== run A ==
==> flow/design.v <==
`timescale 1ns / 1ps
module axi_to_apb_bridge (
    input  logic        clk,
    input  logic        rst_n,
    input  logic [31:0] awaddr,
    input  logic        awvalid,
    output logic        awready,
    input  logic [31:0] wdata,
    input  logic        wvalid,
    output logic        wready,
    output logic        bvalid,
    input  logic        bready,
    output logic        PSEL,
    output logic        PENABLE,
    output logic        PWRITE,
    output logic [31:0] PADDR,
    output logic [31:0] PWDATA
);
    typedef enum logic [2:0] {IDLE, SETUP, ACCESS, WAIT_DONE} state_t;
    state_t state;
    logic [31:0] addr_reg;
    int burst_cnt;
    localparam int burst_len = 4;
    always_ff @(posedge clk or negedge rst_n) begin
        if (!rst_n) begin
            state     <= IDLE;
            awready   <= 0;
            wready    <= 0;
            bvalid    <= 0;
            PSEL      <= 0;
            PENABLE   <= 0;
            PWRITE    <= 0;
            PADDR     <= 0;
            PWDATA    <= 0;
            addr_reg  <= 0;
            burst_cnt <= 0;
        end else begin
            case (state)
                IDLE: begin
                    if (awvalid) begin
                        awready <= 1;
                    end
                    if (awvalid && awready) begin
                        addr_reg  <= awaddr;
                        burst_cnt <= 0;
                        awready   <= 0;
                        state     <= SETUP;
                    end
                end
                SETUP: begin
                    if (wvalid) begin
                        wready  <= 1;
                        PADDR   <= addr_reg;
                        PWDATA  <= wdata;
                        PWRITE  <= 1;
                        PSEL    <= 1;
                        state   <= ACCESS;
                    end
                end
                ACCESS: begin
                    wready  <= 0;
                    PENABLE <= 1;
                    state   <= WAIT_DONE;
                end
                WAIT_DONE: begin
                    PENABLE <= 0;
                    PSEL    <= 0;
                    PWRITE  <= 0;
                    burst_cnt <= burst_cnt + 1;
                    addr_reg  <= addr_reg + 4;
                    if (burst_cnt == burst_len - 1) begin
                        bvalid <= 1;
                        state  <= IDLE;
                    end else begin
                        state <= SETUP;
                    end
                end
            endcase
            if (bvalid && bready) begin
                bvalid <= 0;
                awready <= 1;
                burst_cnt  <= 0;
            end
        end
    end
endmodule
Settings: LEC_CHECK=0, ABC_AREA=1, CAP_MARGIN=20, CORE_MARGIN=2, CORE_UTILIZATION=71, CTS_CLUSTER_DIAMETER=200, CTS_CLUSTER_SIZE=68, HOLD_SLACK_MARGIN=-0.05, PLACE_DENSITY_LB_ADDON=0.28, SLEW_MARGIN=0; clock period 1.84 ns.
run.sh (not shown) runs the stock make flow with config.mk's settings and CLKGATE_MAP_FILE=.
Status(run A) = ERROR, stage = global routing
## Diff of input files: run B against run A
- a change of CORE_UTILIZATION from 71 to 32
- a change of SLEW_MARGIN from 0 to 20
- a deleted ABC_AREA that had been 1
- a deleted CTS_CLUSTER_DIAMETER that had been 200
- a deleted PLACE_DENSITY_LB_ADDON that had been 0.28
- a deleted CTS_CLUSTER_SIZE that had been 68
- a deleted HOLD_SLACK_MARGIN that had been -0.05
- a change of the clock period (ns, I/O delays scaled along) from 1.84 to 7.07
==> comparison <==
Run B did not stop at any stage, and its layout met the timing, DRC and antenna checks. Measured against each other, run B and run A differ in core outline area, the higher figure coming from run B. In the floorplan summary, run B is listed with a die area greater than that of run A. Run B vs. run A: number of instances in the synthesized netlist lost about 37%; summed standard-cell area reported by yosys lost 410 um2.
Input changes introduced in run C (baseline for comparison: run B):
- CORE_UTILIZATION: 32 -> 68
- CTS_CLUSTER_SIZE: unset -> 37
- the clock period (ns, I/O delays scaled along): 7.07 -> 1.81
## What came out
What ended run C was a tool error in clock tree synthesis; the run never finished.
Run B finished end to end and its layout was clean on timing, DRC and antenna.
The area after detailed placement in run C sits about 6% above the value recorded for run B.
Comparing run B against run C, there is no change at all in chip area estimate from yosys synthesis.
Compared with run B, run C improves die size.
Taking run B as the reference point, the global placement routability congestion of run C rises by 0.13.
In run C, die outline width is lower than in run B.
When run C is set beside run B, its row count turns out to be 32% smaller.
In the flow results for run C and run B, the number of instances in the placed design is larger on run B.
Core footprint in run C vs run B: down about 53%
Diff run B -> run C | sum of net half-perimeters after detailed placement | up by more than a quarter

========
// axi_to_apb_bridge: RTL as listed in full above, without the edits since
export LEC_CHECK = 0
export ABC_AREA = 0
export CAP_MARGIN = 0
export CELL_PAD_IN_SITES_DETAIL_PLACEMENT = 1
export CELL_PAD_IN_SITES_GLOBAL_PLACEMENT = 3
export CORE_MARGIN = 2
export CORE_UTILIZATION = 61
export CTS_CLUSTER_SIZE = 68
export GPL_ROUTABILITY_DRIVEN = 1
export GPL_TIMING_DRIVEN = 1
export HOLD_SLACK_MARGIN = 0.28
export MAX_ROUTING_LAYER = met5
export MIN_ROUTING_LAYER = met2
export SLEW_MARGIN = 5
create_clock -name core_clock -period 4.02 [get_ports {clk}]
The starting point never finished: it broke off in global placement without I/O on GPL-0301.
Edit:
==> flow/config.mk (replaced) <==
export PLATFORM = sky130hd
export DESIGN_NAME = axi_to_apb_bridge
export DESIGN_NICKNAME = axi_to_apb_bridge
export VERILOG_FILES = /design/flow/design.v
export SDC_FILE = /design/flow/constraint.sdc
export NUM_CORES = 4
export LEC_CHECK = 0
export CAP_MARGIN = 0
export CORE_ASPECT_RATIO = 0.5
export CORE_MARGIN = 2
export CORE_UTILIZATION = 61
export CTS_CLUSTER_DIAMETER = 305
export CTS_CLUSTER_SIZE = 99
export GPL_ROUTABILITY_DRIVEN = 0
export MAX_ROUTING_LAYER = met5
export MIN_ROUTING_LAYER = met1
export SETUP_SLACK_MARGIN = 1.02
export SLEW_MARGIN = 40
The new run finished clean.
Synthesized area is unchanged.
Synthesized cell count is unchanged.
Die area came out higher by 0.43%.
Edit:
==> flow/config.mk (replaced) <==
export PLATFORM = sky130hd
export DESIGN_NAME = axi_to_apb_bridge
export DESIGN_NICKNAME = axi_to_apb_bridge
export VERILOG_FILES = /design/flow/design.v
export SDC_FILE = /design/flow/constraint.sdc
export NUM_CORES = 4
export LEC_CHECK = 0
export CAP_MARGIN = 20
export CORE_MARGIN = 2
export CORE_UTILIZATION = 40
export SLEW_MARGIN = 20
==> flow/constraint.sdc (replaced) <==
create_clock -name core_clock -period 5.0 [get_ports {clk}]
set_input_delay 1.0000 -clock core_clock [delete_from_list [all_inputs] [get_ports {clk}]]
set_output_delay 1.0000 -clock core_clock [all_outputs]
set_load 0.01 [all_outputs]
Result:
- count of clock-buffer cells in the layout decreases by 1
- worst setup slack gets better by 0.53 ns
- sequential share of layout area decreases by 0.30 points
- utilization falls by 27 points
Edit:
--- a/flow/config.mk
+++ b/flow/config.mk
@@ -10,2 +10,4 @@
 export CORE_UTILIZATION = 40
+export HOLD_SLACK_MARGIN = -0.04
+export SETUP_SLACK_MARGIN = 1.08
 export SLEW_MARGIN = 20
What happened: Cell area does not change; utilization is unchanged; hold slack stays the same.
